Setup of job 9147:
// DE2_115_Project_Top
module DE2_115_Project_Top (
    input  wire        CLOCK_50,
    input  wire        RST,       
    input  wire [3:0]  KEY,       
    input  wire [17:0] SW,        
    output wire [7:0]  LCD_DATA,
    output wire        LCD_RS,
    output wire        LCD_RW,
    output wire        LCD_EN,
    output wire        LCD_ON,   
    output wire        LCD_BLON
);
export LEC_CHECK = 0
export ABC_AREA = 1
export CAP_MARGIN = 20
export CELL_PAD_IN_SITES_DETAIL_PLACEMENT = 2
export CELL_PAD_IN_SITES_GLOBAL_PLACEMENT = 1
export CORE_ASPECT_RATIO = 0.57
export CORE_MARGIN = 2
export CORE_UTILIZATION = 58
export CTS_CLUSTER_DIAMETER = 169
export GPL_ROUTABILITY_DRIVEN = 1
export GPL_TIMING_DRIVEN = 0
export PLACE_DENSITY_LB_ADDON = 0.18
export SLEW_MARGIN = 0
export TNS_END_PERCENT = 35
create_clock -name core_clock -period 5.76 [get_ports {CLOCK_50}]
run.sh (not shown) runs the stock make flow with config.mk's settings and CLKGATE_MAP_FILE=.
Stage in which a tool error killed job 9147: detailed placement (3_5_place_dp).
## Diff of input files: job 5370 against job 9147
- clearing CELL_PAD_IN_SITES_GLOBAL_PLACEMENT, which used to be 1
- clearing TNS_END_PERCENT, which used to be 35
- clearing GPL_TIMING_DRIVEN, which used to be 0
- clearing PLACE_DENSITY_LB_ADDON, which used to be 0.18
- swapping 0 for 20 in SLEW_MARGIN
- swapping 58 for 49 in CORE_UTILIZATION
- clearing ABC_AREA, which used to be 1
- clearing CTS_CLUSTER_DIAMETER, which used to be 169
- clearing GPL_ROUTABILITY_DRIVEN, which used to be 1
- clearing CELL_PAD_IN_SITES_DETAIL_PLACEMENT, which used to be 2
- clearing CORE_ASPECT_RATIO, which used to be 0.57
- swapping 5.76 for 10.3 in the clock period (ns, I/O delays scaled along)
Results
Job 5370 completed; timing, DRC and antenna clean. Measured against each other, job 9147 and job 5370 differ in synthesized area, the lower figure coming from job 9147. Core box area delta (job 5370 − job 9147): unfavourable. Where die area is concerned, job 9147 is better than job 5370. Job 9147 has a higher starting density of the core than job 5370. Area reported by Yosys stat (job 5370 over job 9147): increase, 490 µm². For the multiplexer share of the synthesized area, job 5370 came in 11 points higher than job 9147 did. Job 5370 vs job 9147: sequential fraction of the synthesis area down in job 5370. Delta (job 5370 minus job 9147): per-instance average area after synthesis has increased, total cells reported by yosys after synthesis fell 23%, number of instances in the synthesized netlist down about 23%, count of buffers inserted at the top-level ports grew by about 11%.
For job 857, these inputs were changed with respect to job 5370:
- CELL_PAD_IN_SITES_GLOBAL_PLACEMENT newly set to 2
- SLEW_MARGIN changed from 20 to 15
- CORE_UTILIZATION changed from 49 to 40
- the clock period (ns, I/O delays scaled along) changed from 10.3 to 20.0
--- outcome ---
- Comparing job 5370 and job 857, the lower per-cell via count in the routed design was measured on job 857.
- Going from job 5370 to job 857, the weighted congestion reported at the end of routability-driven placement was found to have gone down by 5.4%.
- The top power group comes out the clock network in one run and registers in the other, namely in job 857 and job 5370 respectively.
- The normalized max-slew margin reported for job 857 is greater than that of job 5370 by 4.0 points.
- Diff job 5370 -> job 857 | worst slack at placement | increase of 9.24 ns
- Between job 5370 and job 857, layout-stage area growth over the synthesis result increased.
- Shortest period the worst path allows is lower on job 5370
- Max worst setup slack across job 5370 and job 857: job 857
Relative to job 857, the following input files were edited for job 6072:
- SLEW_MARGIN now 20, was 15
- CTS_CLUSTER_DIAMETER now 94, previously not set
- CORE_UTILIZATION now 72, was 40
- CELL_PAD_IN_SITES_GLOBAL_PLACEMENT no longer set, was 2
- the clock period (ns, I/O delays scaled along) now 7.05, was 20.0
Findings:
From the logs: job 6072 reached the end of the flow and failed the layout checks with setup timing.
Compared with job 857, in job 6072 met3 layer wire length in the routed design increased by about 150% relative to the old numbers; setup slack went down.
Job 857 → job 6072: number of logic gates essentially unchanged, non-clock buffer instance count of the final layout increased 312, cell depth of the worst flop-to-flop path increased by 6.1% relative to the old numbers.
Job 6072 has switching portion of total power above what job 857 had.
Inputs modified between job 6072 and job 8385:
- setting GPL_ROUTABILITY_DRIVEN to 0 for the first time
- setting ABC_AREA to 1 for the first time
- changing CTS_CLUSTER_DIAMETER from 94 to 250
- setting PLACE_DENSITY_LB_ADDON to 0.06 for the first time
- changing the clock period (ns, I/O delays scaled along) from 7.05 to 6.82
--- outcome ---
- Of the runs job 8385 and job 6072, none of them finished clean.
- From the logs: job 8385 reached the end of the flow and failed the layout checks with setup timing.
- On wire length reported by the detailed router, job 6072 loses to job 8385.
- Against job 6072, job 8385 comes in 1.3% lower on Yosys chip area.
- Compared with job 6072, in job 8385 maximum number of pins on one net before global-route repair moved up, post-synthesis share of cell area spent on and, or, nand and nor gates moved up.
- Compare job 8385 and job 6072 | critical path depth lower: job 6072
- Against job 6072, job 8385 reports a worst setup slack that is lower.
- Sort job 8385 and job 6072 by number of setup buffers added after CTS asc -> top: job 6072


DE2_115_Project_Top again, from the RTL that the note above started with.
Settings: LEC_CHECK=0, CAP_MARGIN=20, CELL_PAD_IN_SITES_GLOBAL_PLACEMENT=0, CORE_ASPECT_RATIO=0.57, CORE_MARGIN=2, CORE_UTILIZATION=67, CTS_CLUSTER_DIAMETER=169, GPL_ROUTABILITY_DRIVEN=1, SLEW_MARGIN=0; clock period 2.34 ns.
The first run aborted during global routing on GRT-0232.
Rerun with:
ABC_AREA = 1   (was default)
CAP_MARGIN = 5   (was 20)
CORE_ASPECT_RATIO = 0.9   (was 0.57)
CORE_UTILIZATION = 72   (was 67)
PLACE_DENSITY = 0.63   (was default)
SETUP_SLACK_MARGIN = -0.42   (was default)
SLEW_MARGIN = 40   (was 0)
clock period = 5.99 ns   (was 2.34 ns; I/O delays follow)
With this change the flow finished but fails on setup timing.
Area after synthesis fell by 1.3%.
Die size fell by 8.2%.
Synthesized cell count is higher by 30%.
Rerun with:
CAP_MARGIN = 20   (was 5)
CELL_PAD_IN_SITES_GLOBAL_PLACEMENT = default   (was 0)
CORE_ASPECT_RATIO = default   (was 0.9)
CTS_CLUSTER_DIAMETER = 94   (was 169)
GPL_ROUTABILITY_DRIVEN = default   (was 1)
PLACE_DENSITY = default   (was 0.63)
PLACE_DENSITY_LB_ADDON = 0.04   (was default)
SETUP_SLACK_MARGIN = -0.58   (was -0.42)
SLEW_MARGIN = 20   (was 40)
clock period = 5.77 ns   (was 5.99 ns; I/O delays follow)
The changed run ran to the end with violations: setup timing.
Global-route usage hardly moves.
Worst setup slack gets worse by 0.19 ns.
Sequential cell count stays the same.
Count of clock-buffer cells in the layout shrinks by 9.
Rerun with:
ABC_AREA = default   (was 1)
CORE_UTILIZATION = 64   (was 72)
CTS_CLUSTER_DIAMETER = default   (was 94)
PLACE_DENSITY_LB_ADDON = default   (was 0.04)
SETUP_SLACK_MARGIN = default   (was -0.58)
clock period = 8.25 ns   (was 5.77 ns; I/O delays follow)
Outcome: With this change the flow completed with no timing, DRC or antenna violations. Routed wire length falls by 12%. Combinational power decreases by 49%. Setup slack gets better by 1.7 ns. Die size grows by 14%. Synthesized cell count went down by 23%. Power shrinks by 35%. Design area falls by 6.1%. Global-route usage drops by 7.1 points. Utilization shrinks by 15 points. Clock skew goes down by 0.021 ns. Sequential share of layout area goes up by 2.2 points.


## red
Starting RTL as in the previous note.
export LEC_CHECK = 0
export ABC_AREA = 1
export CAP_MARGIN = 20
export CELL_PAD_IN_SITES_GLOBAL_PLACEMENT = 2
export CORE_MARGIN = 2
export CORE_UTILIZATION = 40
export CTS_CLUSTER_SIZE = 51
export SLEW_MARGIN = 15
export TNS_END_PERCENT = 40
create_clock -name core_clock -period 20.0 [get_ports {CLOCK_50}]
red has completed all stages; timing, DRC and antenna checks passed.
## Diff of input files: blue against red
Settings: removing CELL_PAD_IN_SITES_GLOBAL_PLACEMENT (formerly 2); removing TNS_END_PERCENT (formerly 40); changing SLEW_MARGIN from 15 to 20; removing CTS_CLUSTER_SIZE (formerly 51); removing ABC_AREA (formerly 1); changing the clock period (ns, I/O delays scaled along) from 20.0 to 10.3.
### Flow results
blue was carried through to the last stage, and its layout satisfied the timing, DRC and antenna checks. Run comparison: red last element of the critical path cpu.lcd_value[15]$_DFFE_PP_; blue last element of the critical path display_ctrl.lcd_buffer[31][2]$_SDFFCE_PP0P_. The worst setup path startpoint comes out cpu.lcd_value[0]$_DFFE_PP_ in one run and SW[17] in the other, namely in blue and red respectively. Against red, blue reports a fraction of area in registers that is lower. Cmp blue and red / smallest setup slack after layout / higher: red. Number of design-rule violations left by the first detailed-router iteration on blue is up relative to red.
Modified inputs, green compared to blue
Settings: SETUP_SLACK_MARGIN now 3.63, previously not set; CORE_UTILIZATION now 66, was 40; the clock period (ns, I/O delays scaled along) now 13.6, was 10.3.
Findings:
- The run showing the smaller part of the power in registers is blue.
- Changes observed in green relative to blue: achievable clock frequency rose 0.0024 GHz, global router's overall resource usage rose 12 points, total power fell 25%, routed wire length fell 6.2%.
- green: global-route wire length before repair is about 4.7% lower than what blue reported.
#### Input delta (orange over green)
Settings: putting CTS_CLUSTER_DIAMETER at 93 where nothing was set; clearing SETUP_SLACK_MARGIN, which used to be 3.63; swapping 66 for 72 in CORE_UTILIZATION; swapping 13.6 for 6.82 in the clock period (ns, I/O delays scaled along).
### Flow results
- orange finished every stage; the final checks, however, were not passed, the failures being negative setup slack.
- Placed cell count in orange is 5.0% above green.
- The source of the critical timing path comes out cpu.lcd_value[0]$_DFFE_PP_ in one run and cpu.lcd_value[6]$_DFFE_PP_ in the other, namely in green and orange respectively.
- Combinational power (orange / green): 2.3
- orange against green: actual slew at the worst max-slew pin increased 0.11 ns; power increased 110%.
- As far as area of the mapped netlist goes, green and orange are indistinguishable; the numbers are identical.


Starting RTL as in the previous note.
Settings: LEC_CHECK=0, CAP_MARGIN=20, CELL_PAD_IN_SITES_DETAIL_PLACEMENT=1, CORE_ASPECT_RATIO=0.95, CORE_MARGIN=2, CORE_UTILIZATION=40, MIN_ROUTING_LAYER=met2, SETUP_SLACK_MARGIN=-0.69, SLEW_MARGIN=20, TNS_END_PERCENT=70; clock period 20.0 ns.
The baseline finished with timing, DRC and antenna clean.
Rerun with:
==> flow/config.mk (replaced) <==
export PLATFORM = sky130hd
export DESIGN_NAME = DE2_115_Project_Top
export DESIGN_NICKNAME = DE2_115_Project_Top
export VERILOG_FILES = /design/flow/design.v
export SDC_FILE = /design/flow/constraint.sdc
export NUM_CORES = 4
export LEC_CHECK = 0
export ABC_AREA = 1
export CAP_MARGIN = 20
export CORE_MARGIN = 2
export CORE_UTILIZATION = 72
export CTS_CLUSTER_DIAMETER = 250
export PLACE_DENSITY_LB_ADDON = 0.06
export SLEW_MARGIN = 20
==> flow/constraint.sdc (replaced) <==
create_clock -name core_clock -period 6.82 [get_ports {CLOCK_50}]
set_input_delay 1.3640 -clock core_clock [delete_from_list [all_inputs] [get_ports {CLOCK_50}]]
set_output_delay 1.3640 -clock core_clock [all_outputs]
set_load 0.01 [all_outputs]
- The changed run completed and failed the layout checks on setup timing
- flip-flop count is unchanged
- power went up to 3.0 times its value
- register-to-register slack degrades by 9.8 ns
- wire length came out lower by a few percent
- critical path depth grows by 27
- clock-buffer cell count increases by 3
- utilization grows by 38 points
- area after synthesis went down slightly
- via count falls by roughly a tenth
Power is estimated from default activity; no workload was simulated.
